**design/flow/config.mk**
```make
export PLATFORM = sky130hd
export DESIGN_NAME = usb_interface_v1_0
export DESIGN_NICKNAME = usb_interface_v1_0
export VERILOG_FILES = /design/flow/design.v
export SDC_FILE = /design/flow/constraint.sdc
export NUM_CORES = 4
export LEC_CHECK = 0
export CAP_MARGIN = 20
export CORE_MARGIN = 2
export CORE_UTILIZATION = 61
export SLEW_MARGIN = 20
```
**design/flow/constraint.sdc**
```tcl
create_clock -name core_clock -period 5.51 [get_ports {m00_axi_aclk}]
set_input_delay 1.1020 -clock core_clock [delete_from_list [all_inputs] [get_ports {m00_axi_aclk}]]
set_output_delay 1.1020 -clock core_clock [all_outputs]
set_load 0.01 [all_outputs]
```
**design/flow/design.v**
```verilog
module fifo # (
	parameter DATA_WIDTH = 32,
	parameter DEPTH = 16,
	parameter LOG2DEPTH = 4
) (
	input clk,
	input reset_n,
	input i_flush,
	input [DATA_WIDTH-1:0] i_data,
	input i_write_enable,
	output o_full,
	output [DATA_WIDTH-1:0] o_data,
	input i_read_enable,
	output o_empty,
	output o_almost_empty
);
	reg [DATA_WIDTH-1:0] ram [0:DEPTH-1];
	reg [LOG2DEPTH-1:0] r_read_addr, r_write_addr;
	reg [LOG2DEPTH:0] r_count;
	wire w_enqueue, w_dequeue;
	assign w_dequeue = i_read_enable & !o_empty;
	assign w_enqueue = i_write_enable & (!o_full | i_read_enable);
	always @(posedge clk or negedge reset_n) begin
		if (!reset_n) begin
			r_write_addr <= 0;
		end else begin
			if (i_flush) begin
				r_write_addr <= 0;
			end else if (w_enqueue) begin
				if (r_write_addr == DEPTH-1) begin
					r_write_addr <= 0;
				end else begin
					r_write_addr <= r_write_addr + 1;
				end
			end
		end
	end
	integer  i;
	always @(posedge clk or negedge reset_n) begin
		if (!reset_n) begin
			for (i = 0; i < DEPTH; i = i + 1) begin
				ram[i] <= 0;
			end
		end else if (w_enqueue) begin
			ram[r_write_addr] <= i_data;
		end
	end
	always @(posedge clk or negedge reset_n) begin
		if (!reset_n) begin
			r_read_addr <= 0;
		end else begin
			if (i_flush) begin
				r_read_addr <= 0;
			end else if (w_dequeue) begin
				if (r_read_addr == DEPTH-1) begin
					r_read_addr <= 0;
				end else begin
					r_read_addr <= r_read_addr + 1;
				end
			end
		end
	end
	always @(posedge clk or negedge reset_n) begin
		if (!reset_n) begin
			r_count <= 0;
		end else begin
			if (i_flush) begin
				r_count <= 0;
			end else begin
				if (!o_full & i_write_enable & !w_dequeue) begin
					r_count <= r_count + 1;
				end else if (w_dequeue & !i_write_enable) begin
					r_count <= r_count - 1;
				end
			end
		end
	end
	assign o_full = (r_count == DEPTH);
	assign o_empty = (r_count == 0);
	assign o_almost_empty = (r_count <= 1);
	assign o_data = ~o_empty ? ram[r_read_addr] : 0;
endmodule
module command_control #(
	parameter RESET_CYCLES = 100
) (
	input wire clk,
	input wire reset_n,
	output wire [(32 - 1):0] o_addr,
	output wire [(32 - 1):0] o_write_data,
	output wire o_write_valid,
	input wire i_write_ready,
	input wire [(32 - 1):0] i_read_data,
	output wire o_read_req,
	input wire i_read_valid,
	input wire [((1 + 4 + 4 + 16) - 1):0] usb_flit_data,
	output wire [(8 - 1):0] o_response,
	input wire usb_rd_n,
	input wire usb_wr_n,
	input wire usb_ce_n,
	output wire usb_isout,
	output wire o_sw_reset_n
);
	wire w_parity;
	wire [4-1:0] w_flit_type;
	wire [4-1:0] w_flit_data_len;
	wire [16-1:0] w_flit_payload;
	assign {w_parity, w_flit_type, w_flit_data_len, w_flit_payload} = usb_flit_data;
	wire w_parity_error;
	assign w_parity_error = ^usb_flit_data != 0;
	reg [(32 - 1):0] r_addr;
	localparam STATE_W = 11;
	localparam STATE_WAIT_B = 0;
	localparam STATE_WAIT = 1 << STATE_WAIT_B;				 
	localparam STATE_READ_ADDR_B = 1;
	localparam STATE_READ_ADDR = 1 << STATE_READ_ADDR_B;	 
	localparam STATE_WAIT_READ_B = 2;
	localparam STATE_WAIT_READ = 1 << STATE_WAIT_READ_B;	 
	localparam STATE_SEND_READY_B = 3;
	localparam STATE_SEND_READY = 1 << STATE_SEND_READY_B;	 
	localparam STATE_SEND_DATA_B = 4;
	localparam STATE_SEND_DATA = 1 << STATE_SEND_DATA_B;	 
	localparam STATE_WRITE_ADDR_B = 5;
	localparam STATE_WRITE_ADDR = 1 << STATE_WRITE_ADDR_B;	 
	localparam STATE_WRITE_UPPER_B = 6;
	localparam STATE_WRITE_UPPER = 1 << STATE_WRITE_UPPER_B; 
	localparam STATE_WRITE_LOWER_B = 7;
	localparam STATE_WRITE_LOWER = 1 << STATE_WRITE_LOWER_B; 
	localparam STATE_SYNC_WRITE_B = 8;
	localparam STATE_SYNC_WRITE = 1 << STATE_SYNC_WRITE_B;	 
	localparam STATE_RESET_B = 9;
	localparam STATE_RESET = 1 << STATE_RESET_B;			 
	localparam STATE_RESPOND_B = 10;
	localparam STATE_RESPOND = 1 << STATE_RESPOND_B;		 
	reg [STATE_W-1:0] r_state;
	reg [(8 - 1):0] r_response;
	reg [16-1:0] r_recv_data_count;
	wire w_read_enable;
	wire w_write_enable;
	reg r_usb_ce_n;
	always @(posedge clk or negedge reset_n) begin
		if (!reset_n) begin
			r_usb_ce_n <= 1'b1;
		end else begin
			r_usb_ce_n <= usb_ce_n;
		end
	end
	assign w_read_enable = r_usb_ce_n == 1'b1 && usb_ce_n == 1'b0 && usb_rd_n == 1'b0;
	assign w_write_enable = r_usb_ce_n == 1'b1 && usb_ce_n == 1'b0 && usb_wr_n == 1'b0;
	reg [4-1:0] r_write_data_len;
	reg [(32 - 1):0] r_write_data;
	reg [16:0] r_write_data_count;
	wire w_write_buf_dequeue;
	reg r_write_buf_enqueue;
	wire w_write_buf_flush;
	wire w_write_buf_empty;
	wire [(32 - 1):0] w_write_buf_data;
	fifo write_buffer (
		.clk(clk),
		.reset_n(reset_n),
		.i_flush(w_write_buf_flush),
		.i_data(r_write_data),
		.i_write_enable(r_write_buf_enqueue),
		.o_full(),
		.o_data(w_write_buf_data),
		.i_read_enable(w_write_buf_dequeue),
		.o_empty(w_write_buf_empty),
		.o_almost_empty()
	);
	assign w_write_buf_dequeue = o_write_valid && i_write_ready;
	assign w_write_buf_flush = r_state[STATE_WAIT_B] && !w_write_buf_empty;
	reg [4-1:0] r_read_data_len;
	reg [16:0] r_read_data_count;
	reg r_read_buf_dequeue;
	wire w_read_buf_enqueue;
	wire w_read_buf_empty;
	wire [(32 - 1):0] w_read_buf_data;
	wire w_read_buf_flush;
	reg r_read_valid;  
	fifo read_buffer (
		.clk(clk),
		.reset_n(reset_n),
		.i_data(i_read_data),
		.i_write_enable(w_read_buf_enqueue),
		.i_flush(w_read_buf_flush),
		.o_full(),
		.o_data(w_read_buf_data),
		.i_read_enable(r_read_buf_dequeue),
		.o_empty(w_read_buf_empty),
		.o_almost_empty()
	);
	always @(posedge clk or negedge reset_n) begin
		if (!reset_n) begin
			r_read_valid <= 0;
		end else begin
			r_read_valid <= i_read_valid;
		end
	end
	assign w_read_buf_enqueue = r_state[STATE_WAIT_READ_B] && i_read_valid && r_read_data_count <= r_read_data_len;
	assign o_read_req = r_state[STATE_WAIT_READ_B] & !r_read_valid;
	assign w_read_buf_flush = r_state[STATE_WAIT_B] && !w_read_buf_empty;
	wire w_state_reset;
	assign w_state_reset = usb_flit_data[(1 + 4 + 4 + 16)-1:8] == 17'h0FF_FF && w_read_enable;
	localparam RESET_COUNT_W = $clog2(RESET_CYCLES);
	reg [RESET_COUNT_W-1:0] r_reset_count;
	always @(posedge clk or negedge reset_n) begin
		if (!reset_n) begin
			r_state <= STATE_WAIT;
			r_recv_data_count <= 0;
			r_write_data <= 0;
			r_read_data_len <= 0;
			r_write_data_len <= 0;
			r_addr <= 0;
			r_write_buf_enqueue <= 0;
			r_response <= 8'hff;
			r_reset_count <= 0;
		end else begin
			r_write_buf_enqueue <= 0;
			if (w_state_reset) begin
				r_state <= STATE_WAIT;
			end else begin
				case (r_state)
					STATE_WAIT: begin
						if (w_write_enable) begin
							if (w_parity_error) begin
								r_response <= 8'h01;
								r_state <= STATE_RESPOND;
							end else begin
								case (w_flit_type)
									4'h0: begin
										r_state <= STATE_READ_ADDR;
										r_read_data_len <= w_flit_data_len;
										r_addr <= {w_flit_payload, 16'h0000};
									end
									4'h2: begin
										r_state <= STATE_WRITE_ADDR;
										r_write_data_len <= w_flit_data_len;
										r_recv_data_count <= 0;
										r_addr <= {w_flit_payload, 16'h0000};
									end
									4'h6: begin
										r_state <= STATE_RESET;
										r_reset_count <= 0;
									end
									default: begin
										r_response <= 8'h02;
										r_state <= STATE_RESPOND;
									end
								endcase
							end
						end
					end
					STATE_READ_ADDR: begin
						if (w_write_enable) begin
							if (w_parity_error) begin
								r_response <= 8'h01;
								r_state <= STATE_RESPOND;
							end else if (w_flit_type == 4'h1) begin
								r_addr[(16 - 1):0] <= w_flit_payload;
								r_state <= STATE_WAIT_READ;
							end else begin
								r_response <= 8'h01;
								r_state <= STATE_RESPOND;
							end
						end
					end
					STATE_WRITE_ADDR: begin
						if (w_write_enable) begin
							if (w_parity_error) begin
								r_response <= 8'h01;
								r_state <= STATE_RESPOND;
							end else if (w_flit_type == 4'h3) begin
								r_addr[(16 - 1):0] <= w_flit_payload;
								r_state <= STATE_WRITE_UPPER;
							end else begin
								r_response <= 8'h02;
								r_state <= STATE_RESPOND;
							end
						end
					end
					STATE_WRITE_UPPER: begin
						if (w_write_enable) begin
							if (w_parity_error) begin
								r_response <= 8'h01;
								r_state <= STATE_RESPOND;
							end else if (w_flit_type == 4'h4) begin
								r_state <= STATE_WRITE_LOWER;
								r_write_data <= {w_flit_payload, 16'h0000};
							end else begin
								r_response <= 8'h02;
								r_state <= STATE_RESPOND;
							end
						end
					end
					STATE_WRITE_LOWER: begin
						if (w_write_enable) begin
							if (w_parity_error) begin
								r_response <= 8'h01;
								r_state <= STATE_RESPOND;
							end else if (w_flit_type == 4'h5) begin
								r_write_data[(16 - 1):0] <= w_flit_payload;
								r_write_buf_enqueue <= 1;
								if (r_recv_data_count == r_write_data_len) begin
									r_state <= STATE_SYNC_WRITE;
								end else begin
									r_recv_data_count <= r_recv_data_count + 1;
									r_state <= STATE_WRITE_UPPER;
								end
							end else begin
								r_response <= 8'h02;
								r_state <= STATE_RESPOND;
							end
						end
					end
					STATE_SYNC_WRITE: begin
						if (w_write_buf_empty && !r_write_buf_enqueue) begin
							r_response <= 8'h00;
							r_state <= STATE_RESPOND;
						end
					end
					STATE_WAIT_READ: begin
						if (r_read_data_count == r_read_data_len + 1) begin
							r_state <= STATE_SEND_READY;
						end
					end
					STATE_SEND_READY: begin
						if (w_read_enable) begin
							r_state <= STATE_SEND_DATA;
						end
					end
					STATE_SEND_DATA: begin
						if (w_read_buf_empty) begin
							r_response <= 8'h00;
							r_state <= STATE_RESPOND;
						end
					end
					STATE_RESET: begin
						if (r_reset_count == RESET_CYCLES) begin
							r_state <= STATE_RESPOND;
							r_response <= 8'h00;
						end else begin
							r_reset_count <= r_reset_count + 1;
						end
					end
					STATE_RESPOND: begin
						if (w_read_enable) begin
							r_state <= STATE_WAIT;
						end
					end
				endcase
			end
		end
	end
	always @(posedge clk or negedge reset_n) begin
		if (!reset_n) begin
			r_read_data_count <= 0;
		end else begin
			if (r_state[STATE_READ_ADDR_B]) begin
				r_read_data_count <= 0;
			end else if (r_state[STATE_WAIT_READ_B] && r_read_data_count <= r_read_data_len) begin
				if (i_read_valid) begin
					r_read_data_count <= r_read_data_count + 1;
				end
			end
		end
	end
	always @(posedge clk or negedge reset_n) begin
		if (!reset_n) begin
			r_write_data_count <= 0;
		end else begin
			if (r_state[STATE_WRITE_ADDR_B]) begin
				r_write_data_count <= 0;
			end else if (w_write_buf_dequeue) begin
				r_write_data_count <= r_write_data_count + 1;
			end
		end
	end
	reg [1:0] r_byte_count;
	always @(posedge clk or negedge reset_n) begin
		if (!reset_n) begin
			r_byte_count <= 0;
			r_read_buf_dequeue <= 0;
		end else begin
			r_read_buf_dequeue <= 0;
			if (r_state[STATE_SEND_DATA_B]) begin
				if (w_read_enable) begin
					if (r_byte_count == 3) begin
						r_byte_count <= 0;
						r_read_buf_dequeue <= 1;
					end else begin
						r_byte_count <= r_byte_count + 1;
					end
				end
			end
		end
	end
	reg [(8 - 1):0] r_response_out;
	reg [1:0] r_isout_pipe;
	always @(posedge clk or negedge reset_n) begin
		if (!reset_n) begin
			r_response_out <= 8'hff;
			r_isout_pipe <= 0;
		end else begin
			r_isout_pipe <= {r_isout_pipe[0], (usb_ce_n == 1'b0 && usb_rd_n == 1'b0)};
			if (w_read_enable) begin
				case (r_state)
					STATE_SEND_READY: begin
						r_response_out <= 8'h03;
					end
					STATE_SEND_DATA: begin
						r_response_out <= w_read_buf_data[r_byte_count * 8 +: 8];
					end
					STATE_RESPOND: begin
						r_response_out <= r_response;
					end
					default: begin
						r_response_out <= 8'hff;
					end
				endcase
			end
		end
	end
	assign o_response = r_response_out;
	assign usb_isout = r_isout_pipe[1];
	assign o_addr = (r_state[STATE_WAIT_READ_B]) ? r_addr + (r_read_data_count * 4) :
					(o_write_valid) ? r_addr + (r_write_data_count * 4) : 0;
	assign o_write_data = w_write_buf_data;
	assign o_write_valid = (r_state[STATE_WRITE_UPPER_B] || r_state[STATE_WRITE_LOWER_B] ||
							r_state[STATE_SYNC_WRITE_B]) && !w_write_buf_empty;
	assign o_sw_reset_n = r_state[STATE_RESET_B] ? 1'b0 : 1'b1;
endmodule
`timescale 1 ns / 1 ps
	module usb_interface_v1_0_M00_AXI #
	(
		parameter  C_M_START_DATA_VALUE	= 32'h00000000,
		parameter  C_M_TARGET_SLAVE_BASE_ADDR	= 32'h00000000,
		parameter integer C_M_AXI_ADDR_WIDTH	= 32,
		parameter integer C_M_AXI_DATA_WIDTH	= 32,
		parameter integer C_M_TRANSACTIONS_NUM	= 4
	)
	(
		input wire [(32 - 1):0] i_addr,
		input wire [(32 - 1):0] i_write_data,
		input wire i_write_valid,
		output wire o_write_ready,
		output wire [(32 - 1):0] o_read_data,
		input wire i_read_req,
		output wire o_read_data_valid,
		input wire  M_AXI_ACLK,
		input wire  M_AXI_ARESETN,
		output wire [C_M_AXI_ADDR_WIDTH-1 : 0] M_AXI_AWADDR,
		output wire [2 : 0] M_AXI_AWPROT,
		output wire  M_AXI_AWVALID,
		input wire  M_AXI_AWREADY,
		output wire [C_M_AXI_DATA_WIDTH-1 : 0] M_AXI_WDATA,
		output wire [C_M_AXI_DATA_WIDTH/8-1 : 0] M_AXI_WSTRB,
		output wire  M_AXI_WVALID,
		input wire  M_AXI_WREADY,
		input wire [1 : 0] M_AXI_BRESP,
		input wire  M_AXI_BVALID,
		output wire  M_AXI_BREADY,
		output wire [C_M_AXI_ADDR_WIDTH-1 : 0] M_AXI_ARADDR,
		output wire [2 : 0] M_AXI_ARPROT,
		output wire  M_AXI_ARVALID,
		input wire  M_AXI_ARREADY,
		input wire [C_M_AXI_DATA_WIDTH-1 : 0] M_AXI_RDATA,
		input wire [1 : 0] M_AXI_RRESP,
		input wire  M_AXI_RVALID,
		output wire  M_AXI_RREADY
	);
	reg r_axi_awvalid, r_axi_wvalid, r_axi_bready;
	reg r_axi_arvalid, r_axi_rready;
	reg [C_M_AXI_ADDR_WIDTH-1 : 0] 	r_axi_awaddr;
	reg [C_M_AXI_DATA_WIDTH-1 : 0] 	r_axi_wdata;
	reg [C_M_AXI_ADDR_WIDTH-1 : 0] 	r_axi_araddr;
	reg [C_M_AXI_DATA_WIDTH-1 : 0] r_read_data;
	reg r_rvalid;
	reg r_read_req, r_read_req_delayed;
	reg r_write_valid, r_write_valid_delayed;
	reg r_axi_awready, r_axi_wready;
	wire w_raise_read_req;
	wire w_raise_write_valid;
	assign w_raise_read_req = r_read_req && ~r_read_req_delayed;
	assign w_raise_write_valid = r_write_valid && ~r_write_valid_delayed;
	assign M_AXI_AWADDR	= C_M_TARGET_SLAVE_BASE_ADDR + r_axi_awaddr;
	assign M_AXI_WDATA	= r_axi_wdata;
	assign M_AXI_AWPROT	= 3'b000;
	assign M_AXI_AWVALID	= r_axi_awvalid;
	assign M_AXI_WVALID	= r_axi_wvalid;
	assign M_AXI_WSTRB	= 4'b1111;
	assign M_AXI_BREADY	= r_axi_bready;
	assign M_AXI_ARADDR	= C_M_TARGET_SLAVE_BASE_ADDR + r_axi_araddr;
	assign M_AXI_ARVALID	= r_axi_arvalid;
	assign M_AXI_ARPROT	= 3'b001;
	assign M_AXI_RREADY = i_read_req;
	assign o_write_ready = r_axi_awready && r_axi_wready;
	assign o_read_data_valid = r_rvalid;
	assign o_read_data = r_read_data;
	always @(posedge M_AXI_ACLK) begin
		if (M_AXI_ARESETN == 0) begin
			r_read_req <= 0;
			r_read_req_delayed <= 0;
			r_write_valid <= 0;
			r_write_valid_delayed <= 0;
		end else begin
			r_read_req <= i_read_req;
			r_read_req_delayed <= r_read_req;
			r_write_valid <= i_write_valid;
			r_write_valid_delayed <= r_write_valid;
		end
	end
	always @(posedge M_AXI_ACLK) begin
		if (M_AXI_ARESETN == 0) begin
			r_axi_awvalid <= 1'b0;
		end else begin
			if (w_raise_write_valid) begin
				r_axi_awvalid <= 1'b1;
			end else if (M_AXI_AWREADY && r_axi_awvalid) begin
				r_axi_awvalid <= 1'b0;
			end
		end
	end
	always @(posedge M_AXI_ACLK) begin
		if (M_AXI_ARESETN == 0) begin
			r_axi_wvalid <= 1'b0;
		end else if (w_raise_write_valid) begin
			r_axi_wvalid <= 1'b1;
 		end else if (M_AXI_WREADY && r_axi_wvalid) begin
			r_axi_wvalid <= 1'b0;
		end
	end
	always @(posedge M_AXI_ACLK) begin
		if (M_AXI_ARESETN == 0) begin
			r_axi_awready <= 1'b0;
			r_axi_wready <= 1'b0;
		end else begin
			if (r_axi_awready && r_axi_wready) begin
				r_axi_awready <= 1'b0;
				r_axi_wready <= 1'b0;
			end else begin
				if (M_AXI_AWREADY) begin
					r_axi_awready <= 1'b1;
				end
				if (M_AXI_WREADY) begin
					r_axi_wready <= 1'b1;
				end
			end
		end
	end
	always @(posedge M_AXI_ACLK) begin
		if (M_AXI_ARESETN == 0) begin
			r_axi_bready <= 1'b0;
		end else if (M_AXI_BVALID && ~r_axi_bready) begin
			r_axi_bready <= 1'b1;
		end else if (r_axi_bready) begin
			r_axi_bready <= 1'b0;
		end
	end
	always @(posedge M_AXI_ACLK) begin
		if (M_AXI_ARESETN == 0) begin
			r_axi_arvalid <= 1'b0;
		end else if (w_raise_read_req) begin
			r_axi_arvalid <= 1'b1;
		end	else if (M_AXI_ARREADY && r_axi_arvalid) begin
				r_axi_arvalid <= 1'b0;
		end
	end
	always @(posedge M_AXI_ACLK) begin
		if (M_AXI_ARESETN == 0) begin
			r_read_data <= 0;
			r_rvalid <= 0;
		end else begin
			r_rvalid <= M_AXI_RVALID;
			if (M_AXI_RVALID) begin
				r_read_data <= M_AXI_RDATA;
			end
		end
	end
	always @(posedge M_AXI_ACLK) begin
		if (M_AXI_ARESETN == 0) begin
			r_axi_awaddr <= 0;
		end else if (w_raise_write_valid) begin
			r_axi_awaddr <= i_addr;
		end
	end
	always @(posedge M_AXI_ACLK) begin
		if (M_AXI_ARESETN == 0) begin
			r_axi_wdata <= C_M_START_DATA_VALUE;
		end else if (w_raise_write_valid) begin
			r_axi_wdata <= i_write_data;
		end
	end
	always @(posedge M_AXI_ACLK) begin
		if (M_AXI_ARESETN == 0) begin
			r_axi_araddr <= 0;
		end else if (w_raise_read_req) begin
			r_axi_araddr <= i_addr;
		end
	end
endmodule
`timescale 1 ns / 1 ps
module usb_interface_v1_0 #
(
	parameter RESET_CYCLES = 100,
	parameter  C_M00_AXI_START_DATA_VALUE	= 32'h00000000,
	parameter  C_M00_AXI_TARGET_SLAVE_BASE_ADDR	= 32'h00000000,
	parameter integer C_M00_AXI_ADDR_WIDTH	= 32,
	parameter integer C_M00_AXI_DATA_WIDTH	= 32,
	parameter integer C_M00_AXI_TRANSACTIONS_NUM	= 4
) (
	input wire [(8 - 1):0] usb_data_in,
	output wire [(8 - 1):0] usb_data_out,
	output wire usb_data_oe,
	input wire [(1 + 4 + 4 + 16)-8-1:0] usb_addr,
	input wire usb_rd_n,
	input wire usb_wr_n,
	input wire usb_ce_n,
	output wire sw_reset_n,
	input wire  m00_axi_aclk,
	input wire  m00_axi_aresetn,
	output wire [C_M00_AXI_ADDR_WIDTH-1 : 0] m00_axi_awaddr,
	output wire [2 : 0] m00_axi_awprot,
	output wire  m00_axi_awvalid,
	input wire  m00_axi_awready,
	output wire [C_M00_AXI_DATA_WIDTH-1 : 0] m00_axi_wdata,
	output wire [C_M00_AXI_DATA_WIDTH/8-1 : 0] m00_axi_wstrb,
	output wire  m00_axi_wvalid,
	input wire  m00_axi_wready,
	input wire [1 : 0] m00_axi_bresp,
	input wire  m00_axi_bvalid,
	output wire  m00_axi_bready,
	output wire [C_M00_AXI_ADDR_WIDTH-1 : 0] m00_axi_araddr,
	output wire [2 : 0] m00_axi_arprot,
	output wire  m00_axi_arvalid,
	input wire  m00_axi_arready,
	input wire [C_M00_AXI_DATA_WIDTH-1 : 0] m00_axi_rdata,
	input wire [1 : 0] m00_axi_rresp,
	input wire  m00_axi_rvalid,
	output wire  m00_axi_rready
);
	wire [(32 - 1):0] w_addr_from_usb;
	wire [(32 - 1):0] w_usb_write_data;
	wire w_usb_write_valid;
	wire w_usb_write_ready;
	wire [(32 - 1):0] w_usb_read_data;
	wire w_usb_read_req;
	wire w_usb_read_valid;
	wire w_is_output;
	wire [(8 - 1):0] w_usb_in_data;
	wire [(8 - 1):0] w_usb_out_data;
	usb_interface_v1_0_M00_AXI # (
		.C_M_START_DATA_VALUE(C_M00_AXI_START_DATA_VALUE),
		.C_M_TARGET_SLAVE_BASE_ADDR(C_M00_AXI_TARGET_SLAVE_BASE_ADDR),
		.C_M_AXI_ADDR_WIDTH(C_M00_AXI_ADDR_WIDTH),
		.C_M_AXI_DATA_WIDTH(C_M00_AXI_DATA_WIDTH),
		.C_M_TRANSACTIONS_NUM(C_M00_AXI_TRANSACTIONS_NUM)
	) usb_interface_v1_0_M00_AXI_inst (
		.i_addr(w_addr_from_usb),
		.i_write_data(w_usb_write_data),
		.i_write_valid(w_usb_write_valid),
		.o_write_ready(w_usb_write_ready),
		.o_read_data(w_usb_read_data),
		.i_read_req(w_usb_read_req),
		.o_read_data_valid(w_usb_read_valid),
		.M_AXI_ACLK(m00_axi_aclk),
		.M_AXI_ARESETN(m00_axi_aresetn),
		.M_AXI_AWADDR(m00_axi_awaddr),
		.M_AXI_AWPROT(m00_axi_awprot),
		.M_AXI_AWVALID(m00_axi_awvalid),
		.M_AXI_AWREADY(m00_axi_awready),
		.M_AXI_WDATA(m00_axi_wdata),
		.M_AXI_WSTRB(m00_axi_wstrb),
		.M_AXI_WVALID(m00_axi_wvalid),
		.M_AXI_WREADY(m00_axi_wready),
		.M_AXI_BRESP(m00_axi_bresp),
		.M_AXI_BVALID(m00_axi_bvalid),
		.M_AXI_BREADY(m00_axi_bready),
		.M_AXI_ARADDR(m00_axi_araddr),
		.M_AXI_ARPROT(m00_axi_arprot),
		.M_AXI_ARVALID(m00_axi_arvalid),
		.M_AXI_ARREADY(m00_axi_arready),
		.M_AXI_RDATA(m00_axi_rdata),
		.M_AXI_RRESP(m00_axi_rresp),
		.M_AXI_RVALID(m00_axi_rvalid),
		.M_AXI_RREADY(m00_axi_rready)
	);
	assign w_usb_in_data = usb_data_in;
	assign usb_data_out = w_usb_out_data;
	assign usb_data_oe = w_is_output;
	command_control #(
		.RESET_CYCLES(RESET_CYCLES)
	) command_control_inst (
		.clk(m00_axi_aclk),
		.reset_n(m00_axi_aresetn),
		.o_addr(w_addr_from_usb),
		.o_write_data(w_usb_write_data),
		.o_write_valid(w_usb_write_valid),
		.i_write_ready(w_usb_write_ready),
		.i_read_data(w_usb_read_data),
		.o_read_req(w_usb_read_req),
		.i_read_valid(w_usb_read_valid),
		.o_sw_reset_n(sw_reset_n),
		.o_response(w_usb_out_data),
		.usb_rd_n(usb_rd_n),
		.usb_wr_n(usb_wr_n),
		.usb_ce_n(usb_ce_n),
		.usb_flit_data({usb_addr, w_usb_in_data}),
		.usb_isout(w_is_output)
	);
endmodule
```
**design/flow/run.sh**
```bash
#!/bin/bash
# the make line also repeats each setting of config.mk as NAME=value (left out here)
make -C /OpenROAD-flow-scripts/flow DESIGN_CONFIG=/design/flow/config.mk WORK_HOME=/design/flow/orfs CLKGATE_MAP_FILE= finish
```
==> impl_metrics.env, run 1 <==
# source this file to load flow results
export IMPL_arr_time_crit_path_ps=4940
export IMPL_area_fraction_in_mux_cells=0.206
export IMPL_setup_worst_path_end_class="flip-flop"
export IMPL_netlist_cell_type_count=92
export IMPL_power_sequential_mw=11.3
export IMPL_grt_use_total=0.362
export IMPL_synthesis_area_um2=61700
export IMPL_synth_cells_most_frequent="1196 x sky130_fd_sc_hd__dfrtp_1, 1073 x sky130_fd_sc_hd__mux2_2, 301 x sky130_fd_sc_hd__clkbuf_1"
export IMPL_clock_power_share=0.412
export IMPL_clock_tree_buffer_depth=3
export IMPL_h_tree_depth=4
export IMPL_drt_antenna_violating_nets=0
export IMPL_critical_path_most_common_cell="sky130_fd_sc_hd__xnor2_1"
export IMPL_cpLargestDelayFamily="XOR/XNOR gates"
export IMPL_number_of_synthesized_flops_with_an_enable_pin=0
export IMPL_largest_family_of_logic_cells_by_area="multiplexers"
export IMPL_dp_hpwl_mm=114
export IMPL_rsz0062_at_grt="false"
export IMPL_placement_rows=116
export IMPL_path_class="in2reg"
export IMPL_max_slew_margin=0.191
export IMPL_status="complete, no violations"
export IMPL_core_area_um2=100000
export IMPL_preCtsSetupSlack_ps=512
export IMPL_area_growth_synth_to_final_pct=12.8
export IMPL_chip_area_um2=104000
export IMPL_clock_insertion_delay_worst_skew_ps=770
export IMPL_chipHeight_um=322
export IMPL_ys_sh_aoi=0.116
export IMPL_worst_path_stages=10
export IMPL_yosys_area_top_type="sky130_fd_sc_hd__dfrtp_1"
export IMPL_ff2ff_path_depth=9
export IMPL_switching_power_mw=5.94
export IMPL_power_static_leakage_nw=32.6
export IMPL_power_switching_fraction=0.252
export IMPL_cellInternalPower_mw=17.6
export IMPL_power_density_nw_per_um2=339
export IMPL_rr_endpoint="command_control_inst.read_buffer.ram[5][14]$_DFFE_PN0P_"
export IMPL_critPathSlowestCell="sky130_fd_sc_hd__clkdlybuf4s50_1"
export IMPL_power_total_mw=23.6
export IMPL_worst_slew_pin_slew_ps=1210
export IMPL_yosysTopAreaCellShare=0.485
export IMPL_post_route_worst_setup_slack_ps=1270
export IMPL_post_route_min_period_ps=4240
export IMPL_clkSinkCount=1348
export IMPL_floorplan_initialDensity=0.616
export IMPL_initialDrtViolationCount=4357
export IMPL_chipWidth_um=322
export IMPL_grt_max_degree=173
export IMPL_hold_path_class="in2async"
export IMPL_setup_violations=0
export IMPL_area_reported_by_yosys_stat_um2=61700
export IMPL_netlist_top_cell_by_instances="sky130_fd_sc_hd__dfrtp_1"
export IMPL_drt_vias_per_instance=6.71
export IMPL_ys_warnings_count=4
export IMPL_cap_viol_max_count=0
export IMPL_launching_point_of_the_worst_reg2reg_path="command_control_inst.r_read_data_count[1]$_DFFE_PN0P_"
export IMPL_ys_seq_share=0.535
export IMPL_achievable_frequency_mhz=236
export IMPL_grt_antenna_before_repair=3
export IMPL_timing_critical_path_to="command_control_inst.r_recv_data_count[9]$_DFFE_PN0P_"
export IMPL_final_core_util=0.695
export IMPL_first_global_vias=43400
export IMPL_xor_area_frac=0.0130
export IMPL_vdd_ir_drop_worst_uv=282
export IMPL_totalNegativeSetupSlack_ps=0
export IMPL_biggest_consumer="sequential cells"
export IMPL_grt_pass1_wl_mm=281
export IMPL_comb_power_share=0.107
export IMPL_routedWlPerCell_um=28.3
export IMPL_dominantRegCellSynth="sky130_fd_sc_hd__dfrtp_1"
export IMPL_synth_cells_yosys=5125
export IMPL_clkTransAtPathRegs_ps=60
export IMPL_yosys_area_share_simple=0.0792
export IMPL_io_pin_count=192
export IMPL_tool_warnings=67
export IMPL_reg2reg_setup_slack_ps=1340
export IMPL_numSynthFlops=1348
export IMPL_drt_drc_violations_left=0
export IMPL_max_clock_skew_ps=21.8
export IMPL_cp_slowest_stage_delay_ps=720
export IMPL_drt_pass1_iterations=6
export IMPL_clockNetworkPower_mw=9.71
export IMPL_avgSynthCellArea_um2=12.0
export IMPL_async_flop_share=0.897
export IMPL_cts_buffers=143
export IMPL_cts_resized=0
export IMPL_cp_data_required_time_ps=6210
export IMPL_cts_tree="done"
export IMPL_layout_worst_path_cycle_share=0.770
export IMPL_io_buffer_count=177
export IMPL_cts_root_buf="sky130_fd_sc_hd__clkbuf_16"
export IMPL_comb_power_mw=2.53
export IMPL_num_nets_final=5333
export IMPL_cp_start_kind="input port"
export IMPL_worst_setup_path_startpoint="usb_addr[3]"
export IMPL_finalWirelength_mm=187
export IMPL_syn_inst=5125
export IMPL_worst_path_buf_inv=1
export IMPL_fin_hold_ws_ps=315
export IMPL_critical_path_peak_fanout=7
export IMPL_hold_violations=0
export IMPL_cts_repair_timing_setup_buffer_count=0
export IMPL_grt_remaining_overflow=0
export IMPL_ys_top_cells_by_area="sky130_fd_sc_hd__dfrtp_1 48%, sky130_fd_sc_hd__mux2_2 20%, sky130_fd_sc_hd__dfxtp_1 4.5%, sky130_fd_sc_hd__a22oi_1 3.1%, sky130_fd_sc_hd__clkbuf_1 1.8%"
export IMPL_ctsHoldBuffers=0
export IMPL_timing_final_max_slew_violations=0
export IMPL_pwr_share_seq=0.481
export IMPL_synth_adder_area_share=0.0177
export IMPL_number_of_vias_in_the_routed_layout=44200
export IMPL_worstPathCellList="clkdlybuf4s50_1 > ha_1 > xnor2_1 > xnor2_1 > xnor3_1 > xnor2_1 > a41oi_1 > or4_1 > or3_1 > nand2_1"
export IMPL_globalplace_congestion=0.891
## area by class of cell
type                            count  area, µm²
Clock inverter                     49        508
Timing Repair Buffer              332       3040
Sequential cell                  1348      33100
Fill cell                        7394      30500
Antenna cell                        3       7.51
Multi-Input combinational cell   3279      26900
Inverter                           73        277
Clock buffer                      215       4230
Tap cell                         1298       1620
## metrics by stage
step,instances,instance area (µm²)
3_3_place_gp,6330,64900
4_1_cts,6594,69600
5_1_grt,6594,69600
6_report,6597,69600
2_1_floorplan,5133,61800
3_5_place_dp,6330,64900
## routing by layer
layer | share of wire | up-vias | wire length [µm] | GRT usage
li1 | - | 19000 | - | -
met1 | 0.43 | 23000 | 79800 | 0.513
met2 | 0.46 | 1831 | 85700 | 0.568
met3 | 0.077 | 422 | 14400 | 0.0592
met4 | 0.037 | 0 | 6890 | 0.130
met5 | 0 | - | 0 | 0
==> run 2: changes to the inputs <==
- CAP_MARGIN: 20 -> 30
- CORE_ASPECT_RATIO: default -> 1.17
- CORE_UTILIZATION: 61 -> 72
- CTS_CLUSTER_DIAMETER: default -> 32
- CTS_CLUSTER_SIZE: default -> 14
- GPL_ROUTABILITY_DRIVEN: default -> 1
- SETUP_SLACK_MARGIN: default -> 0.72
- SLEW_MARGIN: 20 -> 10
- clock period: 5.51 -> 3.05 ns (I/O delays scaled with it)
==> run 2 against run 1 <==
  * The run now fails in 5_1_grt
  * Area after synthesis stayed put
  * Synthesized cell count stayed put
  * Die area is 15% lower
==> impl_metrics.env, run 2 <==
# source this file to load flow results
export IMPL_chipWidth_um=275
export IMPL_area_fraction_in_mux_cells=0.206
export IMPL_ys_sh_aoi=0.116
export IMPL_core_area_um2=85200
export IMPL_yosys_area_share_simple=0.0792
export IMPL_synth_cells_most_frequent="1196 x sky130_fd_sc_hd__dfrtp_1, 1073 x sky130_fd_sc_hd__mux2_2, 301 x sky130_fd_sc_hd__clkbuf_1"
export IMPL_status="stopped before the end"
export IMPL_chipHeight_um=321
export IMPL_number_of_synthesized_flops_with_an_enable_pin=0
export IMPL_cts_root_buf="sky130_fd_sc_hd__clkbuf_16"
export IMPL_io_buffer_count=177
export IMPL_h_tree_depth=4
export IMPL_yosys_area_top_type="sky130_fd_sc_hd__dfrtp_1"
export IMPL_xor_area_frac=0.0130
export IMPL_clkSinkCount=1348
export IMPL_run_stop_error="[ERROR GRT-0232] Routing congestion too high. Check the congestion heatmap in the GUI."
export IMPL_io_pin_count=192
export IMPL_globalplace_congestion=0.965
export IMPL_cts_buffers=180
export IMPL_ys_seq_share=0.535
export IMPL_floorplan_initialDensity=0.725
export IMPL_chip_area_um2=88100
export IMPL_numSynthFlops=1348
export IMPL_clock_tree_buffer_depth=3
export IMPL_netlist_cell_type_count=92
export IMPL_ys_warnings_count=4
export IMPL_netlist_top_cell_by_instances="sky130_fd_sc_hd__dfrtp_1"
export IMPL_last_stage_reached="5_1_grt"
export IMPL_synth_cells_yosys=5125
export IMPL_dominantRegCellSynth="sky130_fd_sc_hd__dfrtp_1"
export IMPL_area_reported_by_yosys_stat_um2=61700
export IMPL_dpl_instance_area_um2=67500
export IMPL_grt_use_total=0.744
export IMPL_avgSynthCellArea_um2=12.0
export IMPL_grt_remaining_overflow=20
export IMPL_place_inst=6372
export IMPL_placement_rows=116
export IMPL_dp_hpwl_mm=121
export IMPL_syn_inst=5125
export IMPL_synthesis_area_um2=61700
export IMPL_yosysTopAreaCellShare=0.485
export IMPL_synth_adder_area_share=0.0177
export IMPL_largest_family_of_logic_cells_by_area="multiplexers"
export IMPL_preCtsSetupSlack_ps=-781
export IMPL_ys_top_cells_by_area="sky130_fd_sc_hd__dfrtp_1 48%, sky130_fd_sc_hd__mux2_2 20%, sky130_fd_sc_hd__dfxtp_1 4.5%, sky130_fd_sc_hd__a22oi_1 3.1%, sky130_fd_sc_hd__clkbuf_1 1.8%"
export IMPL_async_flop_share=0.897
[run 2: layer usage]
layer | GRT overflow | global-route usage
met4 | 9 | 0.736
met1 | 0 | 0.742
met3 | 0 | 0.594
met5 | 0 | 0.271
met2 | 11 | 0.908
[run 2: metrics by stage]
step | power [mW] | utilization
after detailed placement | 25.9 | 0.792
after CTS | 48.1 | 0.902
after floorplan | 23.8 | -
after global placement | 25.6 | 0.792
[run 2: timing repair]
action | in CTS
setup buffers | 61
hold endpoints to repair | 47
pin swaps | 40
hold buffers | 1
gates resized | 394
cloned | 31
setup endpoints to repair | 1262
==> run 3: changes to the inputs <==
- CAP_MARGIN: 30 -> 20
- CELL_PAD_IN_SITES_DETAIL_PLACEMENT: default -> 1
- CORE_ASPECT_RATIO: 1.17 -> default
- CORE_UTILIZATION: 72 -> 64
- CTS_CLUSTER_DIAMETER: 32 -> 170
- CTS_CLUSTER_SIZE: 14 -> default
- GPL_ROUTABILITY_DRIVEN: 1 -> 0
- PLACE_DENSITY_LB_ADDON: default -> 0.12
- SETUP_SLACK_MARGIN: 0.72 -> default
- SLEW_MARGIN: 10 -> 20
- clock period: 3.05 -> 6.29 ns (I/O delays scaled with it)
==> run 3 against run 2 <==
  * The flow again stops in 5_1_grt
  * Area after synthesis stayed put
  * Die area is 12% higher
  * Synthesized cell count stayed put
==> impl_metrics.env, run 3 <==
# source this file to load flow results
export IMPL_status="stopped before the end"
export IMPL_last_stage_reached="5_1_grt"
export IMPL_ys_warnings_count=4
export IMPL_clkSinkCount=1348
export IMPL_cts_root_buf="sky130_fd_sc_hd__clkbuf_16"
export IMPL_core_area_um2=95300
export IMPL_io_pin_count=192
export IMPL_cts_repair_timing_setup_buffer_count=0
export IMPL_area_reported_by_yosys_stat_um2=61700
export IMPL_placement_rows=113
export IMPL_io_buffer_count=177
export IMPL_synth_cells_yosys=5125
export IMPL_synthesis_area_um2=61700
export IMPL_ys_top_cells_by_area="sky130_fd_sc_hd__dfrtp_1 48%, sky130_fd_sc_hd__mux2_2 20%, sky130_fd_sc_hd__dfxtp_1 4.5%, sky130_fd_sc_hd__a22oi_1 3.1%, sky130_fd_sc_hd__clkbuf_1 1.8%"
export IMPL_netlist_top_cell_by_instances="sky130_fd_sc_hd__dfrtp_1"
export IMPL_avgSynthCellArea_um2=12.0
export IMPL_numSynthFlops=1348
export IMPL_synth_cells_most_frequent="1196 x sky130_fd_sc_hd__dfrtp_1, 1073 x sky130_fd_sc_hd__mux2_2, 301 x sky130_fd_sc_hd__clkbuf_1"
export IMPL_syn_inst=5125
export IMPL_area_fraction_in_mux_cells=0.206
export IMPL_chip_area_um2=99000
export IMPL_ys_sh_aoi=0.116
export IMPL_cts_resized=0
export IMPL_ctsHoldBuffers=0
export IMPL_cts_buffers=139
export IMPL_h_tree_depth=4
export IMPL_dp_hpwl_mm=138
export IMPL_chipWidth_um=315
export IMPL_async_flop_share=0.897
export IMPL_ys_seq_share=0.535
export IMPL_clock_tree_buffer_depth=3
export IMPL_yosysTopAreaCellShare=0.485
export IMPL_yosys_area_share_simple=0.0792
export IMPL_netlist_cell_type_count=92
export IMPL_synth_adder_area_share=0.0177
export IMPL_dominantRegCellSynth="sky130_fd_sc_hd__dfrtp_1"
export IMPL_largest_family_of_logic_cells_by_area="multiplexers"
export IMPL_chipHeight_um=315
export IMPL_floorplan_initialDensity=0.648
export IMPL_number_of_synthesized_flops_with_an_enable_pin=0
export IMPL_yosys_area_top_type="sky130_fd_sc_hd__dfrtp_1"
export IMPL_xor_area_frac=0.0130
run 3: stage by stage:
step                      instances  setup slack [ps]  cell area (µm²)   util
after floorplan                5133              2390            61800      -
after global placement         6253              1020            64500  0.677
after detailed placement       6253               748            64500  0.677
after CTS                      6504              1310            69200  0.727
==> run 4: changes to the inputs <==
- CELL_PAD_IN_SITES_DETAIL_PLACEMENT: 1 -> default
- CORE_UTILIZATION: 64 -> 65
- CTS_CLUSTER_DIAMETER: 170 -> default
- GPL_ROUTABILITY_DRIVEN: 0 -> default
- PLACE_DENSITY: default -> 0.6
- PLACE_DENSITY_LB_ADDON: 0.12 -> default
- SETUP_SLACK_MARGIN: default -> 1.07
- clock period: 6.29 -> 4.56 ns (I/O delays scaled with it)
==> run 4 against run 3 <==
  * Now clean on timing, DRC and antenna
  * Die area down 1.5%
  * Area after synthesis unchanged
  * Synthesized cell count unchanged
==> impl_metrics.env, run 4 <==
# source this file to load flow results
export IMPL_drt_antenna_violating_nets=0
export IMPL_clock_insertion_delay_worst_skew_ps=780
export IMPL_area_fraction_in_mux_cells=0.206
export IMPL_cp_start_kind="flip-flop"
export IMPL_ys_top_cells_by_area="sky130_fd_sc_hd__dfrtp_1 48%, sky130_fd_sc_hd__mux2_2 20%, sky130_fd_sc_hd__dfxtp_1 4.5%, sky130_fd_sc_hd__a22oi_1 3.1%, sky130_fd_sc_hd__clkbuf_1 1.8%"
export IMPL_ys_sh_aoi=0.116
export IMPL_grt_use_total=0.377
export IMPL_io_buffer_count=177
export IMPL_switching_power_mw=7.16
export IMPL_power_density_nw_per_um2=410
export IMPL_critical_path_peak_fanout=18
export IMPL_chipWidth_um=312
export IMPL_chipHeight_um=312
export IMPL_globalplace_congestion=0.910
export IMPL_grt_remaining_overflow=0
export IMPL_floorplan_initialDensity=0.653
export IMPL_layout_worst_path_cycle_share=0.776
export IMPL_synth_cells_yosys=5125
export IMPL_cts_tree="done"
export IMPL_cpLargestDelayFamily="AND-OR/OR-AND gates"
export IMPL_critPathSlowestCell="sky130_fd_sc_hd__o221ai_1"
export IMPL_power_static_leakage_nw=32.9
export IMPL_cp_data_required_time_ps=5230
export IMPL_cts_buffers=139
export IMPL_cellInternalPower_mw=21.7
export IMPL_reg2reg_setup_slack_ps=1020
export IMPL_timing_critical_path_to="command_control_inst.r_response_out[5]$_DFFE_PN1P_"
export IMPL_comb_power_share=0.113
export IMPL_yosys_area_top_type="sky130_fd_sc_hd__dfrtp_1"
export IMPL_post_route_min_period_ps=3540
export IMPL_final_instance_count_excl_fill=6590
export IMPL_status="complete, no violations"
export IMPL_synth_adder_area_share=0.0177
export IMPL_finalWirelength_mm=184
export IMPL_xor_area_frac=0.0130
export IMPL_dominantRegCellSynth="sky130_fd_sc_hd__dfrtp_1"
export IMPL_vdd_ir_drop_worst_uv=380
export IMPL_drt_vias_per_instance=6.73
export IMPL_achievable_frequency_mhz=282
export IMPL_routedWlPerCell_um=28.0
export IMPL_h_tree_depth=4
export IMPL_core_area_um2=94600
export IMPL_clkSinkCount=1348
export IMPL_grt_max_degree=170
export IMPL_worst_path_stages=12
export IMPL_clock_tree_buffer_depth=3
export IMPL_comb_power_mw=3.27
export IMPL_clockNetworkPower_mw=11.9
export IMPL_clkTransAtPathRegs_ps=60
export IMPL_synthesis_area_um2=61700
export IMPL_setup_violations=0
export IMPL_yosys_area_share_simple=0.0792
export IMPL_launching_point_of_the_worst_reg2reg_path="command_control_inst.read_buffer.r_read_addr[1]$_DFFE_PN0P_"
export IMPL_clock_power_share=0.412
export IMPL_pwr_share_seq=0.475
export IMPL_netlist_cell_type_count=92
export IMPL_initialDrtViolationCount=4630
export IMPL_ys_seq_share=0.535
export IMPL_tool_warnings=71
export IMPL_ys_warnings_count=4
export IMPL_area_reported_by_yosys_stat_um2=61700
export IMPL_worstPathCellList="inv_1 > ha_1 > buf_4 > or4_1 > nor2_4 > buf_6 > a211oi_1 > nand4_1 > o221ai_1 > o311ai_1 > a31oi_2 > nor2_1"
export IMPL_synth_cells_most_frequent="1196 x sky130_fd_sc_hd__dfrtp_1, 1073 x sky130_fd_sc_hd__mux2_2, 301 x sky130_fd_sc_hd__clkbuf_1"
export IMPL_num_nets_final=5367
export IMPL_worst_path_buf_inv=3
export IMPL_placement_rows=113
export IMPL_area_growth_synth_to_final_pct=14.1
export IMPL_syn_inst=5125
export IMPL_dp_hpwl_mm=112
export IMPL_worst_setup_path_startpoint="command_control_inst.read_buffer.r_read_addr[1]$_DFFE_PN0P_"
export IMPL_max_clock_skew_ps=36.1
export IMPL_numSynthFlops=1348
export IMPL_hold_violations=0
export IMPL_power_switching_fraction=0.248
export IMPL_cap_viol_max_count=0
export IMPL_netlist_top_cell_by_instances="sky130_fd_sc_hd__dfrtp_1"
export IMPL_largest_family_of_logic_cells_by_area="multiplexers"
export IMPL_first_global_vias=44100
export IMPL_antenna_cells_inserted=0
export IMPL_biggest_consumer="sequential cells"
export IMPL_io_pin_count=192
export IMPL_drt_drc_violations_left=0
export IMPL_arr_time_crit_path_ps=4220
export IMPL_rsz0062_at_grt="true"
export IMPL_number_of_synthesized_flops_with_an_enable_pin=0
export IMPL_cp_slowest_stage_delay_ps=440
export IMPL_power_sequential_mw=13.7
export IMPL_ctsHoldBuffers=0
export IMPL_number_of_vias_in_the_routed_layout=44300
export IMPL_totalNegativeSetupSlack_ps=0
export IMPL_chip_area_um2=97500
export IMPL_worst_slew_pin_slew_ps=1180
export IMPL_ff2ff_path_depth=12
export IMPL_async_flop_share=0.897
export IMPL_timing_final_max_slew_violations=0
export IMPL_yosysTopAreaCellShare=0.485
export IMPL_max_slew_margin=0.216
export IMPL_grt_antenna_before_repair=0
export IMPL_drt_pass1_iterations=7
export IMPL_grt_pass1_wl_mm=279
export IMPL_avgSynthCellArea_um2=12.0
export IMPL_setup_worst_path_end_class="flip-flop"
export IMPL_cts_root_buf="sky130_fd_sc_hd__clkbuf_16"
export IMPL_rr_endpoint="command_control_inst.r_response_out[5]$_DFFE_PN1P_"
export IMPL_path_class="reg2reg"
export IMPL_hold_path_class="in2async"
export IMPL_place_inst=6325
-- run 4: final cells by class --
cell class / instances / area [µm²]
fillers: 6363 / 24100
well taps: 1265 / 1580
clock inverters: 43 / 571
flip-flops and latches: 1348 / 33100
multi-input cells: 3279 / 27100
clock buffers: 212 / 4250
inverters: 73 / 277
repair buffers: 370 / 3630
-- run 4: per-stage QoR --
stage / utilization / worst slack [ps] / hold WS [ps] / cell area (µm²) / power, mW
finish: 0.745 / 1020 / 98.3 / 70400 / 28.9
global route: 0.745 / 998 / 117 / 70400 / 29.9
CTS: 0.742 / 995 / 120 / 70200 / 28.9
detailed placement: 0.691 / 156 / 335 / 65300 / 17.1
global placement: 0.691 / 201 / 334 / 65300 / 16.9
floorplan: - / 1050 / 331 / 61800 / 15.8
-- run 4: timing repair --
item                       CTS  global route
setup buffers                3             6
setup endpoints to repair   82           447
gates cloned                 0             1
resized                     17            32
pin swaps                    1            10
-- run 4: metal layers --
metal | track usage | routed length [µm] | part of all wire | vias up
li1 | - | - | - | 19100
met1 | 0.503 | 74400 | 0.40 | 22800
met2 | 0.606 | 86900 | 0.47 | 1858
met3 | 0.0589 | 12500 | 0.068 | 558
met4 | 0.191 | 10400 | 0.056 | 0
met5 | 0 | 0 | 0 | -
==> run 5: changes to the inputs <==
- CORE_UTILIZATION: 65 -> 72
- CTS_CLUSTER_SIZE: default -> 14
- HOLD_SLACK_MARGIN: default -> 0.27
- SETUP_SLACK_MARGIN: 1.07 -> -0.06
- clock period: 4.56 -> 3.05 ns (I/O delays scaled with it)
==> run 5 against run 4 <==
  * The layout now fails its checks (negative setup slack)
  * Area after synthesis unchanged
  * Final cell count up 1.9%
  * Clock skew is 1.8 ps higher
  * Worst setup slack worse by 1200 ps
  * Fmax rose by 8.9%
  * Sequential cell count did not move
  * Hold slack improved by 250 ps
  * Combinational power rose by 84%
  * Register-to-register slack worse by 1200 ps
==> impl_metrics.env, run 5 <==
# source this file to load flow results
export IMPL_async_flop_share=0.897
export IMPL_ys_top_cells_by_area="sky130_fd_sc_hd__dfrtp_1 48%, sky130_fd_sc_hd__mux2_2 20%, sky130_fd_sc_hd__dfxtp_1 4.5%, sky130_fd_sc_hd__a22oi_1 3.1%, sky130_fd_sc_hd__clkbuf_1 1.8%"
export IMPL_globalplace_congestion=0.919
export IMPL_worst_path_buf_inv=5
export IMPL_drt_antenna_violating_nets=0
export IMPL_drt_drc_violations_left=0
export IMPL_vdd_ir_drop_worst_uv=589
export IMPL_grt_remaining_overflow=0
export IMPL_rr_endpoint="command_control_inst.r_response_out[2]$_DFFE_PN1P_"
export IMPL_failed_layout_checks="negative setup slack"
export IMPL_grt_use_total=0.442
export IMPL_yosys_area_share_simple=0.0792
export IMPL_met3_usage=0.0862
export IMPL_power_static_leakage_nw=34.6
export IMPL_power_switching_fraction=0.264
export IMPL_timing_hold_worst_path_depth=4
export IMPL_worst_slew_pin_slew_ps=1150
export IMPL_post_route_min_period_ps=3250
export IMPL_grt_pass1_wl_mm=297
export IMPL_grt_met1_usage=0.552
export IMPL_netlist_cell_type_count=92
export IMPL_h_tree_depth=4
export IMPL_comb_power_mw=6.01
export IMPL_reg2reg_setup_slack_ps=-200
export IMPL_cts_buffers=137
export IMPL_synthesis_area_um2=61700
export IMPL_totalNegativeSetupSlack_ps=-6310
export IMPL_launching_point_of_the_worst_reg2reg_path="command_control_inst.read_buffer.r_read_addr[0]$_DFFE_PN0P_"
export IMPL_hold_end="command_control_inst.r_addr[10]$_DFFE_PN0P_"
export IMPL_fillCellCount=4014
export IMPL_critPathSlowestCell="sky130_fd_sc_hd__dfrtp_2"
export IMPL_number_of_synthesized_flops_with_an_enable_pin=0
export IMPL_cellInternalPower_mw=32.5
export IMPL_routedWlPerCell_um=31.3
export IMPL_final_instance_count_excl_fill=6718
export IMPL_yosys_area_top_type="sky130_fd_sc_hd__dfrtp_1"
export IMPL_clock_power_share=0.395
export IMPL_hold_path_class="in2reg"
export IMPL_cts_tree="done"
export IMPL_rsz0062_at_grt="true"
export IMPL_first_global_vias=48700
export IMPL_core_area_um2=85000
export IMPL_cap_viol_max_count=0
export IMPL_groute_layer_met2_usage=0.699
export IMPL_tool_warnings=71
export IMPL_clkSinkCount=1348
export IMPL_timing_critical_path_to="command_control_inst.r_response_out[2]$_DFFE_PN1P_"
export IMPL_finalWirelength_mm=210
export IMPL_power_density_nw_per_um2=597
export IMPL_floorplan_initialDensity=0.726
export IMPL_biggest_consumer="sequential cells"
export IMPL_status="complete, but fails checks"
export IMPL_yosysTopAreaCellShare=0.485
export IMPL_dominantRegCellSynth="sky130_fd_sc_hd__dfrtp_1"
export IMPL_chip_area_um2=88100
export IMPL_ff2ff_path_depth=14
export IMPL_hold_path_startpoint="usb_addr[2]"
export IMPL_placement_rows=107
export IMPL_cp_data_required_time_ps=3750
export IMPL_cts_root_buf="sky130_fd_sc_hd__clkbuf_16"
export IMPL_max_clock_skew_ps=37.9
export IMPL_area_fraction_in_mux_cells=0.206
export IMPL_numSynthFlops=1348
export IMPL_area_growth_synth_to_final_pct=19.5
export IMPL_chipHeight_um=297
export IMPL_xor_area_frac=0.0130
export IMPL_initialDrtViolationCount=6270
export IMPL_avgSynthCellArea_um2=12.0
export IMPL_layout_worst_path_cycle_share=1.07
export IMPL_num_nets_final=5616
export IMPL_grt_max_degree=158
export IMPL_clkTransAtPathRegs_ps=60
export IMPL_place_inst=6417
export IMPL_cp_start_kind="flip-flop"
export IMPL_grt_most_used_layer="met2"
export IMPL_synth_cells_most_frequent="1196 x sky130_fd_sc_hd__dfrtp_1, 1073 x sky130_fd_sc_hd__mux2_2, 301 x sky130_fd_sc_hd__clkbuf_1"
export IMPL_switching_power_mw=11.6
export IMPL_ys_warnings_count=4
export IMPL_syn_inst=5125
export IMPL_max_slew_margin=0.217
export IMPL_clock_insertion_delay_worst_skew_ps=780
export IMPL_drt_pass1_iterations=9
export IMPL_achievable_frequency_mhz=308
export IMPL_worstPathCellList="ha_2 > buf_4 > and3b_1 > buf_12 > buf_4 > buf_4 > a222oi_1 > nand3_1 > a21oi_1 > nand3_1 > o211ai_1 > a311oi_1 > buf_4 > o22a_1"
export IMPL_dp_hpwl_mm=123
export IMPL_ys_seq_share=0.535
export IMPL_critical_path_peak_fanout=8
export IMPL_clock_tree_buffer_depth=3
export IMPL_grt_antenna_before_repair=6
export IMPL_area_reported_by_yosys_stat_um2=61700
export IMPL_synth_adder_area_share=0.0177
export IMPL_comb_power_share=0.136
export IMPL_critical_path_most_common_cell="sky130_fd_sc_hd__buf_4"
export IMPL_setup_violations=146
export IMPL_chipWidth_um=297
export IMPL_clockNetworkPower_mw=17.4
export IMPL_synth_cells_yosys=5125
export IMPL_setup_worst_path_end_class="flip-flop"
export IMPL_worst_setup_path_startpoint="command_control_inst.read_buffer.r_read_addr[0]$_DFFE_PN0P_"
export IMPL_io_buffer_count=177
export IMPL_worst_path_stages=14
export IMPL_pwr_share_seq=0.469
export IMPL_arr_time_crit_path_ps=3950
export IMPL_cp_slowest_stage_delay_ps=440
export IMPL_largest_family_of_logic_cells_by_area="multiplexers"
export IMPL_number_of_vias_in_the_routed_layout=48700
export IMPL_post_route_worst_setup_slack_ps=-200
export IMPL_path_class="reg2reg"
export IMPL_hold_violations=0
export IMPL_io_pin_count=192
export IMPL_drt_vias_per_instance=7.24
export IMPL_power_sequential_mw=20.7
export IMPL_ys_sh_aoi=0.116
export IMPL_timing_final_max_slew_violations=0
export IMPL_cpLargestDelayFamily="AND-OR/OR-AND gates"
export IMPL_netlist_top_cell_by_instances="sky130_fd_sc_hd__dfrtp_1"
## run 5: layer usage
metal  up-vias  wire [µm]
li1      19600          -
met1     24300      71700
met2      3512      95500
met3      1227      23800
met4        10      18900
met5         -         96
## run 5: final cells by class
class / instances / area (µm²) / share of cell area
antenna: 2 / 5.00 / 0.0000678
clock buffer: 208 / 4120 / 0.0558
timing repair buffer: 621 / 6900 / 0.0935
clock inverter: 43 / 531 / 0.00719
multi-input combinational: 3279 / 27500 / 0.372
sequential: 1348 / 33100 / 0.448
inverter: 73 / 277 / 0.00375
tap: 1144 / 1430 / 0.0194
## run 5: metrics by stage
stage / setup slack, ps / instance area (µm²) / util / power, mW / hold WS, ps
CTS: -98.7 / 72500 / 0.852 / 43.1 / 358
global route: -234 / 73800 / 0.868 / 45.2 / 354
floorplan: -179 / 61800 / - / 23.7 / 314
global placement: -836 / 67600 / 0.795 / 25.6 / 336
finish: -200 / 73800 / 0.868 / 44.1 / 350
detailed placement: -798 / 67600 / 0.795 / 25.9 / 348
## run 5: repair_timing
action	4_1_cts	5_1_grt
hold endpoints to repair	73	0
resized	27	131
setup endpoints to repair	79	758
pin swaps	7	20
gates cloned	1	27
setup buffers	6	13
hold buffers	1	0
==> run 6: changes to the inputs <==
- CTS_CLUSTER_DIAMETER: default -> 64
- HOLD_SLACK_MARGIN: 0.27 -> -0.07
- PLACE_DENSITY: 0.6 -> 0.74
- SETUP_SLACK_MARGIN: -0.06 -> 0.83
- clock period: 3.05 -> 3.16 ns (I/O delays scaled with it)
==> run 6 against run 5 <==
  * The layout still fails its checks (negative setup slack)
  * Final cell count is 1.7% higher
  * Highest routed layer unchanged
  * Die area stayed put
  * Area after synthesis stayed put
  * First-iteration DRC count is 48% higher
  * Non-clock buffer count is 136 higher
  * Sequential cell count stayed put
  * Clock power is 22% lower
  * Largest power group unchanged
  * Register-to-register slack worse by 810 ps
  * Largest cell class unchanged
==> impl_metrics.env, run 6 <==
# source this file to load flow results
export IMPL_yosys_area_top_type="sky130_fd_sc_hd__dfrtp_1"
export IMPL_yosys_area_share_simple=0.0792
export IMPL_io_pin_count=192
export IMPL_synth_cells_most_frequent="1196 x sky130_fd_sc_hd__dfrtp_1, 1073 x sky130_fd_sc_hd__mux2_2, 301 x sky130_fd_sc_hd__clkbuf_1"
export IMPL_grt_antenna_before_repair=23
export IMPL_syn_inst=5125
export IMPL_yosysTopAreaCellShare=0.485
export IMPL_final_core_util=0.916
export IMPL_setup_worst_path_end_class="flip-flop"
export IMPL_num_nets_final=5733
export IMPL_chipWidth_um=297
export IMPL_synthesis_area_um2=61700
export IMPL_arr_time_crit_path_ps=4870
export IMPL_post_route_min_period_ps=4170
export IMPL_worst_slew_pin_slew_ps=1290
export IMPL_cpLargestDelayFamily="AND-OR/OR-AND gates"
export IMPL_tool_warnings=59
export IMPL_cellInternalPower_mw=29.4
export IMPL_layout_worst_path_cycle_share=1.32
export IMPL_reg2reg_setup_slack_ps=-1010
export IMPL_worst_path_buf_inv=4
export IMPL_initialDrtViolationCount=9261
export IMPL_timing_final_max_slew_violations=0
export IMPL_netlist_cell_type_count=92
export IMPL_cp_start_kind="flip-flop"
export IMPL_cts_buffers=109
export IMPL_hold_path_startpoint="command_control_inst.r_isout_pipe[0]$_DFF_PN0_"
export IMPL_timing_critical_path_to="command_control_inst.r_response_out[5]$_DFFE_PN1P_"
export IMPL_number_of_synthesized_flops_with_an_enable_pin=0
export IMPL_power_static_leakage_nw=35.8
export IMPL_clock_power_share=0.326
export IMPL_status="complete, but fails checks"
export IMPL_biggest_consumer="sequential cells"
export IMPL_placement_rows=107
export IMPL_launching_point_of_the_worst_reg2reg_path="command_control_inst.read_buffer.r_read_addr[1]$_DFFE_PN0P_"
export IMPL_cts_tree="done"
export IMPL_dp_hpwl_mm=121
export IMPL_fillCellCount=2760
export IMPL_cap_viol_max_count=0
export IMPL_grt_pass1_wl_mm=308
export IMPL_synth_adder_area_share=0.0177
export IMPL_io_buffer_count=177
export IMPL_setup_violations=288
export IMPL_post_route_worst_setup_slack_ps=-1010
export IMPL_finalWirelength_mm=263
export IMPL_switching_power_mw=12.1
export IMPL_critical_path_most_common_cell="sky130_fd_sc_hd__buf_12"
export IMPL_chipHeight_um=297
export IMPL_ys_seq_share=0.535
export IMPL_hold_violations=0
export IMPL_clkSinkCount=1348
export IMPL_power_total_mw=41.5
export IMPL_pwr_share_seq=0.490
export IMPL_achievable_frequency_mhz=240
export IMPL_cp_slowest_stage_delay_ps=1060
export IMPL_rsz0062_at_grt="true"
export IMPL_power_density_nw_per_um2=533
export IMPL_rr_endpoint="command_control_inst.r_response_out[5]$_DFFE_PN1P_"
export IMPL_dominantRegCellSynth="sky130_fd_sc_hd__dfrtp_1"
export IMPL_routedWlPerCell_um=38.6
export IMPL_critical_path_peak_fanout=12
export IMPL_core_area_um2=85000
export IMPL_worst_path_stages=12
export IMPL_area_fraction_in_mux_cells=0.206
export IMPL_power_switching_fraction=0.291
export IMPL_critPathSlowestCell="sky130_fd_sc_hd__o311ai_1"
export IMPL_failed_layout_checks="negative setup slack"
export IMPL_first_global_vias=49600
export IMPL_number_of_vias_in_the_routed_layout=54100
export IMPL_synth_cells_yosys=5125
export IMPL_chip_area_um2=88100
export IMPL_ys_sh_aoi=0.116
export IMPL_clockNetworkPower_mw=13.5
export IMPL_largest_family_of_logic_cells_by_area="multiplexers"
export IMPL_globalplace_congestion=0.944
export IMPL_area_reported_by_yosys_stat_um2=61700
export IMPL_hold_end="command_control_inst.r_isout_pipe[1]$_DFF_PN0_"
export IMPL_area_growth_synth_to_final_pct=26.1
export IMPL_max_slew_margin=0.127
export IMPL_avgSynthCellArea_um2=12.0
export IMPL_preCtsSetupSlack_ps=-629
export IMPL_vdd_ir_drop_worst_uv=668
export IMPL_grt_use_total=0.461
export IMPL_comb_power_mw=7.64
export IMPL_place_inst=6365
export IMPL_comb_power_share=0.184
export IMPL_path_class="reg2reg"
export IMPL_max_clock_skew_ps=39.1
export IMPL_ff2ff_path_depth=12
export IMPL_xor_area_frac=0.0130
export IMPL_timing_hold_worst_path_depth=0
export IMPL_clkTransAtPathRegs_ps=70
export IMPL_hold_path_class="reg2reg"
export IMPL_worst_setup_path_startpoint="command_control_inst.read_buffer.r_read_addr[1]$_DFFE_PN0P_"
export IMPL_grt_remaining_overflow=0
export IMPL_drt_drc_violations_left=0
export IMPL_drt_vias_per_instance=7.92
export IMPL_final_instance_count_excl_fill=6829
export IMPL_drt_antenna_violating_nets=0
export IMPL_clock_insertion_delay_worst_skew_ps=760
export IMPL_grt_max_degree=128
export IMPL_clock_tree_buffer_depth=3
export IMPL_power_sequential_mw=20.3
export IMPL_worstPathCellList="inv_4 > ha_4 > and3b_2 > buf_12 > buf_12 > a221oi_1 > nand3_1 > a211oi_1 > o311ai_1 > a31oi_1 > buf_4 > nor2_2"
export IMPL_h_tree_depth=3
export IMPL_fin_hold_ws_ps=387
export IMPL_cts_root_buf="sky130_fd_sc_hd__clkbuf_16"
export IMPL_cp_data_required_time_ps=3860
export IMPL_ys_warnings_count=4
export IMPL_floorplan_initialDensity=0.726
export IMPL_drt_pass1_iterations=10
export IMPL_netlist_top_cell_by_instances="sky130_fd_sc_hd__dfrtp_1"
export IMPL_ys_top_cells_by_area="sky130_fd_sc_hd__dfrtp_1 48%, sky130_fd_sc_hd__mux2_2 20%, sky130_fd_sc_hd__dfxtp_1 4.5%, sky130_fd_sc_hd__a22oi_1 3.1%, sky130_fd_sc_hd__clkbuf_1 1.8%"
export IMPL_numSynthFlops=1348
export IMPL_async_flop_share=0.897
==> run 6: area by class of cell <==
class | count | area (µm²) | share of cell area
Sequential cell | 1348 | 33100 | 0.425
Multi-Input combinational cell | 3288 | 30700 | 0.394
Timing Repair Buffer | 757 | 9070 | 0.116
Clock buffer | 190 | 3040 | 0.0391
Tap cell | 1144 | 1430 | 0.0184
Inverter | 73 | 287 | 0.00368
Clock inverter | 15 | 214 | 0.00275
Antenna cell | 14 | 35.0 | 0.000450
==> run 6: metal layers <==
| layer | part of all wire | wire, µm | vias up | track usage |
|---|---|---|---|---|
| met2 | 0.41 | 107000 | 5652 | 0.705 |
| met4 | 0.13 | 33800 | 24 | 0.374 |
| li1 | - | - | 19800 | - |
| met3 | 0.16 | 42600 | 2515 | 0.105 |
| met5 | 0.0025 | 661 | - | 0 |
| met1 | 0.30 | 79500 | 26000 | 0.565 |
==> run 6: what timing repair did <==
action,4_1_cts,5_1_grt
endpoints found under the hold margin,30,0
setup buffers,81,80
gates resized,289,683
hold buffers,1,0
endpoints found under the setup margin,1269,1270
pin swaps,90,64
gates cloned,24,58
==> run 6: metrics by stage <==
step | cell area, µm² | TNS (ps)
after global routing | 77800 | -31470
after floorplan | 62300 | -67.1
final | 77900 | -22340
after global placement | 67300 | -45120
after detailed placement | 67300 | -47770
after CTS | 73200 | 0
Power is estimated from default activity; no workload was simulated.
